// IOTDF
module IOTDF( clk, rst, in_en, iot_in, fn_sel, busy, valid, iot_out);
Size: roughly 400 flip-flops, roughly 140 I/O pins.
clock: 5.95 ns
lec_check: 0
cap_margin: 0
core_margin: 2
core_utilization: 72
cts_cluster_diameter: 397
cts_cluster_size: 10
hold_slack_margin: 0.29
place_density: 0.89
setup_slack_margin: 1.78
slew_margin: 20
tns_end_percent: 10
run.sh (not shown) runs the stock make flow with config.mk's settings and CLKGATE_MAP_FILE=.
Then changed:
==> flow/config.mk (replaced) <==
export PLATFORM = sky130hd
export DESIGN_NAME = IOTDF
export DESIGN_NICKNAME = IOTDF
export VERILOG_FILES = /design/flow/design.v
export SDC_FILE = /design/flow/constraint.sdc
export NUM_CORES = 4
export LEC_CHECK = 0
export CAP_MARGIN = 20
export CORE_MARGIN = 2
export CORE_UTILIZATION = 72
export CTS_CLUSTER_SIZE = 33
export PLACE_DENSITY = 0.95
export SLEW_MARGIN = 20
==> flow/constraint.sdc (replaced) <==
create_clock -name core_clock -period 4.5 [get_ports {clk}]
set_input_delay 0.9000 -clock core_clock [delete_from_list [all_inputs] [get_ports {clk}]]
set_output_delay 0.9000 -clock core_clock [all_outputs]
set_load 0.01 [all_outputs]
Outcome:
- The changed run finished but failed the layout checks on negative setup slack
- routed wire length went up by a quarter to a third
- sequential cell count does not change
- design area climbs by a few percent
- maximum frequency went down by roughly a tenth
- hold slack is about the same
- final cell count is higher by a few percent
Then changed:
--- a/flow/config.mk
+++ b/flow/config.mk
@@ -8,6 +8,5 @@
 export CAP_MARGIN = 20
 export CORE_MARGIN = 2
-export CORE_UTILIZATION = 72
+export CORE_UTILIZATION = 71
 export CTS_CLUSTER_SIZE = 33
-export PLACE_DENSITY = 0.95
 export SLEW_MARGIN = 20
==> flow/constraint.sdc (replaced) <==
create_clock -name core_clock -period 4.75 [get_ports {clk}]
set_input_delay 0.9500 -clock core_clock [delete_from_list [all_inputs] [get_ports {clk}]]
set_output_delay 0.9500 -clock core_clock [all_outputs]
set_load 0.01 [all_outputs]
The new run completed with no timing, DRC or antenna violations; die area climbs by 1.4%; via count drops by about 18%; cell area drops by about 6%.
Then changed:
--- a/flow/config.mk
+++ b/flow/config.mk
@@ -8,5 +8,5 @@
 export CAP_MARGIN = 20
 export CORE_MARGIN = 2
-export CORE_UTILIZATION = 71
-export CTS_CLUSTER_SIZE = 33
+export CORE_UTILIZATION = 40
+export PLACE_DENSITY = 0.6
 export SLEW_MARGIN = 20
==> flow/constraint.sdc (replaced) <==
create_clock -name core_clock -period 10.0 [get_ports {clk}]
set_input_delay 2.0000 -clock core_clock [delete_from_list [all_inputs] [get_ports {clk}]]
set_output_delay 2.0000 -clock core_clock [all_outputs]
set_load 0.01 [all_outputs]
What happened: Via count came out lower by 8.3%. First-iteration DRC count is lower by 39%. Area after synthesis is unchanged. Routed wire length goes down by 7.6%.


IOTDF again, from the RTL that the note above started with.
clock: 4.37 ns
lec_check: 0
abc_area: 1
cap_margin: 20
core_margin: 2
core_utilization: 70
cts_cluster_diameter: 314
cts_cluster_size: 13
max_routing_layer: met4
place_density_lb_addon: 0.25
slew_margin: 20
The baseline did not get past 5_1_grt.
Change:
Settings changed: ABC_AREA 1 to unset, CORE_UTILIZATION 70 to 72, CTS_CLUSTER_DIAMETER 314 to unset, CTS_CLUSTER_SIZE 13 to 36, HOLD_SLACK_MARGIN set to -0.1.
Clock period 4.37 ns to 4.41 ns, I/O delays scaled along.
Result:
- This time the run produced a layout that fails on negative setup slack
- synthesized area decreases by a few percent
- die area is lower by a few percent
- synthesized cell count decreases by about a fifth
Change:
Settings changed: CORE_UTILIZATION 72 to 67, CTS_CLUSTER_SIZE 36 to unset, HOLD_SLACK_MARGIN -0.1 to unset, PLACE_DENSITY set to 0.6, PLACE_DENSITY_LB_ADDON 0.25 to unset.
Clock period 4.41 ns to 4.37 ns, I/O delays scaled along.
After rerunning: The changed run finished but fails on negative setup slack. Area after synthesis does not change. Via count is lower by 6.0%. Maximum frequency is higher by 6.2%. Cell area is higher by 2.0%. Core utilization is lower by 4.7 points. Worst setup slack gains 0.25 ns.
Change:
Settings changed: CORE_UTILIZATION 67 to 72, CTS_CLUSTER_DIAMETER set to 29, CTS_CLUSTER_SIZE set to 41.
Clock period 4.37 ns to 4.42 ns, I/O delays scaled along.
=>
- Now the flow ended with an error in 5_1_grt with GRT-0232
- synthesized cell count stays the same
- die size shrinks by 6.8%
- synthesized area does not change


IOTDF again, from the RTL that the note above started with.
clock: 4.41 ns
lec_check: 0
cap_margin: 20
core_margin: 2
core_utilization: 71
cts_cluster_size: 36
hold_slack_margin: -0.1
max_routing_layer: met4
place_density: 0.94
slew_margin: 20
The first run finished with setup timing left.
Edit:
==> flow/config.mk (replaced) <==
export PLATFORM = sky130hd
export DESIGN_NAME = IOTDF
export DESIGN_NICKNAME = IOTDF
export VERILOG_FILES = /design/flow/design.v
export SDC_FILE = /design/flow/constraint.sdc
export NUM_CORES = 4
export LEC_CHECK = 0
export CAP_MARGIN = 20
export CORE_MARGIN = 2
export CORE_UTILIZATION = 40
export PLACE_DENSITY = 0.6
export SLEW_MARGIN = 20
==> flow/constraint.sdc (replaced) <==
create_clock -name core_clock -period 5.16 [get_ports {clk}]
set_input_delay 1.0320 -clock core_clock [delete_from_list [all_inputs] [get_ports {clk}]]
set_output_delay 1.0320 -clock core_clock [all_outputs]
set_load 0.01 [all_outputs]
Outcome: With this change the flow ran to the end with no violations; synthesized area does not change; design area came out lower by 10%; register-to-register slack improved by 0.83 ns; hold slack gets worse by 0.024 ns; maximum frequency went up by 1.7%; clock-buffer cell count rises by 3; die area increases by about 80%.


The RTL this note starts from:
==> flow/design.v <==
`timescale 1ns/10ps
module IOTDF( clk, rst, in_en, iot_in, fn_sel, busy, valid, iot_out);
input        clk;
input        rst;
input        in_en;
input  [7:0] iot_in;
input  [2:0] fn_sel;
output     busy;
output reg valid;
output reg [127:0] iot_out;
parameter GRAY2BIN = 3'b001; 
parameter FIR      = 3'b010; 
reg [9:0] counter;
reg [9:0] counter_delay1;
reg [9:0] counter_delay2;
reg [127:0] iot_data;
reg [127:0] prep_to_out;
reg [127:0] prep_to_output;
reg [127:0] wait_to;
always @(posedge clk or posedge rst) begin
    if(rst) begin
        counter <= 0;
    end else if(in_en) begin
        if (counter == 960) counter <= 0;
        else counter <= counter + 1;
    end else begin
        counter <= counter;
    end 
end
always @(posedge clk or posedge rst) begin
    if(rst) begin
        counter_delay1 <= 0;
        counter_delay2 <= 0;
    end else if(in_en) begin
        counter_delay1 <= counter;
        counter_delay2 <= counter_delay1;
    end else begin
        counter_delay1 <= counter_delay1;
        counter_delay2 <= counter_delay2;
    end
end
always @(posedge clk or posedge rst) begin
    if(rst) begin
        iot_data <= 0;
    end else if(in_en) begin
        iot_data[7:0] <= iot_in;
        iot_data[127:8] <= iot_data[119:0];
    end else begin
        iot_data <= iot_data;
    end
end
always @(posedge clk) begin
    if(!rst && in_en) begin
        wait_to <= iot_data;
    end else begin
        wait_to <= wait_to;
    end
end
integer idx;
always @(*) begin
    if(rst) begin
        prep_to_out = 0;
        prep_to_output = 0;
    end else if(in_en) begin
        if(fn_sel == GRAY2BIN) begin
            if (counter_delay1[3:0] == 15) begin
                prep_to_output = 0;
                prep_to_out[127] = iot_data[127];
                for (idx = 126; idx >= 0; idx = idx - 1) begin
                    prep_to_out[idx] = prep_to_out[idx + 1] ^ iot_data[idx];
                end
            end else begin
                prep_to_out = 0;
                prep_to_output = 0;
            end
        end else if(fn_sel == FIR) begin
            if (counter_delay1[3:0] == 15) begin
                prep_to_out = iot_data;
                prep_to_output = 0;
            end else if (counter_delay2[3:0] == 15) begin
                prep_to_out = wait_to;
                prep_to_output[127:120] = (((prep_to_out[127:120] * 8'd5) >> 3)+ 1) >> 1;
                prep_to_output[119:112] = ((((prep_to_out[119:112] * 8'd5)+(prep_to_out[127:120] * 8'd9)) >> 3)+ 1) >> 1;
                prep_to_output[111:104] = ((((prep_to_out[111:104] * 8'd5)+(prep_to_out[119:112] * 8'd9)+(prep_to_out[127:120] * 8'd2)) >>3)+ 1) >> 1;
                prep_to_output[103:96] = ((((prep_to_out[103:96] * 8'd5)+(prep_to_out[111:104] * 8'd9)+(prep_to_out[119:112] * 8'd2)) >>3)+ 1) >> 1;
                prep_to_output[95:88] = ((((prep_to_out[95:88] * 8'd5)+(prep_to_out[103:96] * 8'd9)+(prep_to_out[111:104] * 8'd2)) >>3)+ 1) >> 1;
                prep_to_output[87:80] = ((((prep_to_out[87:80] * 8'd5)+(prep_to_out[95:88] * 8'd9)+(prep_to_out[103:96] * 8'd2)) >>3)+ 1) >> 1;
                prep_to_output[79:72] = ((((prep_to_out[79:72] * 8'd5)+(prep_to_out[87:80] * 8'd9)+(prep_to_out[95:88] * 8'd2)) >>3)+ 1) >> 1;
                prep_to_output[71:64] = ((((prep_to_out[71:64] * 8'd5)+(prep_to_out[79:72] * 8'd9)+(prep_to_out[87:80] * 8'd2)) >>3)+ 1) >> 1;
                prep_to_output[63:56] = ((((prep_to_out[63:56] * 8'd5)+(prep_to_out[71:64] * 8'd9)+(prep_to_out[79:72] * 8'd2)) >>3)+ 1) >> 1;
                prep_to_output[55:48] = ((((prep_to_out[55:48] * 8'd5)+(prep_to_out[63:56] * 8'd9)+(prep_to_out[71:64] * 8'd2)) >>3)+ 1) >> 1;
                prep_to_output[47:40] = ((((prep_to_out[47:40] * 8'd5)+(prep_to_out[55:48] * 8'd9)+(prep_to_out[63:56] * 8'd2)) >>3)+ 1) >> 1;
                prep_to_output[39:32] = ((((prep_to_out[39:32] * 8'd5)+(prep_to_out[47:40] * 8'd9)+(prep_to_out[55:48] * 8'd2)) >>3)+ 1) >> 1;
                prep_to_output[31:24] = ((((prep_to_out[31:24] * 8'd5)+(prep_to_out[39:32] * 8'd9)+(prep_to_out[47:40] * 8'd2)) >>3)+ 1) >> 1;
                prep_to_output[23:16] = ((((prep_to_out[23:16] * 8'd5)+(prep_to_out[31:24] * 8'd9)+(prep_to_out[39:32] * 8'd2)) >>3)+ 1) >> 1;
                prep_to_output[15:8] = ((((prep_to_out[15:8] * 8'd5)+(prep_to_out[23:16] * 8'd9)+(prep_to_out[31:24] * 8'd2)) >>3)+ 1) >> 1;
                prep_to_output[7:0] = ((((prep_to_out[7:0] * 8'd5)+(prep_to_out[15:8] * 8'd9)+(prep_to_out[23:16] * 8'd2)) >>3)+ 1) >> 1;
            end else begin
                prep_to_out = 0;
                prep_to_output = 0;
            end
        end else begin
            prep_to_out = 0;
            prep_to_output = 0;
        end
    end else begin
        prep_to_out = 0;
        prep_to_output = 0;
    end
end
assign busy = 0;
always @(posedge clk or posedge rst) begin
    if(rst) begin
        valid <= 0;
    end else if(in_en) begin
        case(fn_sel)
            GRAY2BIN: begin
                if (counter_delay1[3:0] == 15) begin
                    valid <= 1;
                end else begin
                    valid <= 0;
                end
            end
            FIR: begin
                if (counter_delay2[3:0] == 15) begin
                    valid <= 1;
                end else begin
                    valid <= 0;
                end
            end
            default: begin
                valid <= 0;
            end
        endcase
    end
end
always @(posedge clk or posedge rst) begin
    if(rst) begin
        iot_out <= 0;
    end else if(in_en) begin
        case(fn_sel)
            GRAY2BIN: begin
                if (counter_delay1[3:0] == 15) begin
                    iot_out <= prep_to_out;
                end
            end
            FIR: begin
                if (counter_delay2[3:0] == 15) begin
                    iot_out <= prep_to_output;
                end 
            end
            default: begin
                iot_out <= 1'b0;
            end
        endcase
    end
end
endmodule
export LEC_CHECK = 0
export CAP_MARGIN = 30
export CELL_PAD_IN_SITES_DETAIL_PLACEMENT = 2
export CELL_PAD_IN_SITES_GLOBAL_PLACEMENT = 3
export CORE_MARGIN = 5
export CORE_UTILIZATION = 24
export CTS_CLUSTER_DIAMETER = 304
export PLACE_DENSITY_LB_ADDON = 0.14
export SETUP_SLACK_MARGIN = 0.64
export SLEW_MARGIN = 20
create_clock -name core_clock -period 3.17 [get_ports {clk}]
The first run ran to the end with violations: setup timing.
Change:
Settings changed: CAP_MARGIN 30 to 20, CELL_PAD_IN_SITES_DETAIL_PLACEMENT 2 to not set, CELL_PAD_IN_SITES_GLOBAL_PLACEMENT 3 to not set, CORE_MARGIN 5 to 2, CORE_UTILIZATION 24 to 71, CTS_CLUSTER_DIAMETER 304 to not set, CTS_CLUSTER_SIZE set to 36, MAX_ROUTING_LAYER set to met4, PLACE_DENSITY_LB_ADDON 0.14 to not set, SETUP_SLACK_MARGIN 0.64 to not set.
Clock period 3.17 ns to 4.41 ns, I/O delays scaled along.
After rerunning:
- The new run completed and failed the layout checks on setup timing
- hold slack improved by 0.0043 ns
- global-route usage increases by 23 points
- utilization increases by 52 points
- maximum frequency decreases by about 3.5%
- cell area decreases by 20%
- area after synthesis is unchanged
- setup slack improved by 1.1 ns
Change:
Settings changed: CORE_UTILIZATION 71 to 20, CTS_CLUSTER_SIZE 36 to not set, MAX_ROUTING_LAYER met4 to not set, PLACE_DENSITY set to 0.6.
Clock period 4.41 ns to 5.16 ns, I/O delays scaled along.
After rerunning: The new run produced a clean layout; cell area went down by 5.3%; clock-buffer cell count falls by 9; global-route usage went down by 29 points; via count went down by 15%; core utilization went down by 66 points; worst setup slack improves by 0.65 ns.
Change:
Settings changed: CAP_MARGIN 20 to 0, CORE_UTILIZATION 20 to 72, CTS_CLUSTER_DIAMETER set to 397, SETUP_SLACK_MARGIN set to 1.78.
Clock period 5.16 ns to 5.95 ns, I/O delays scaled along.
=> Cell count fell by about 25%. Worst setup slack improved by 0.55 ns. Design area rose by about 8%. Synthesized area stays the same.
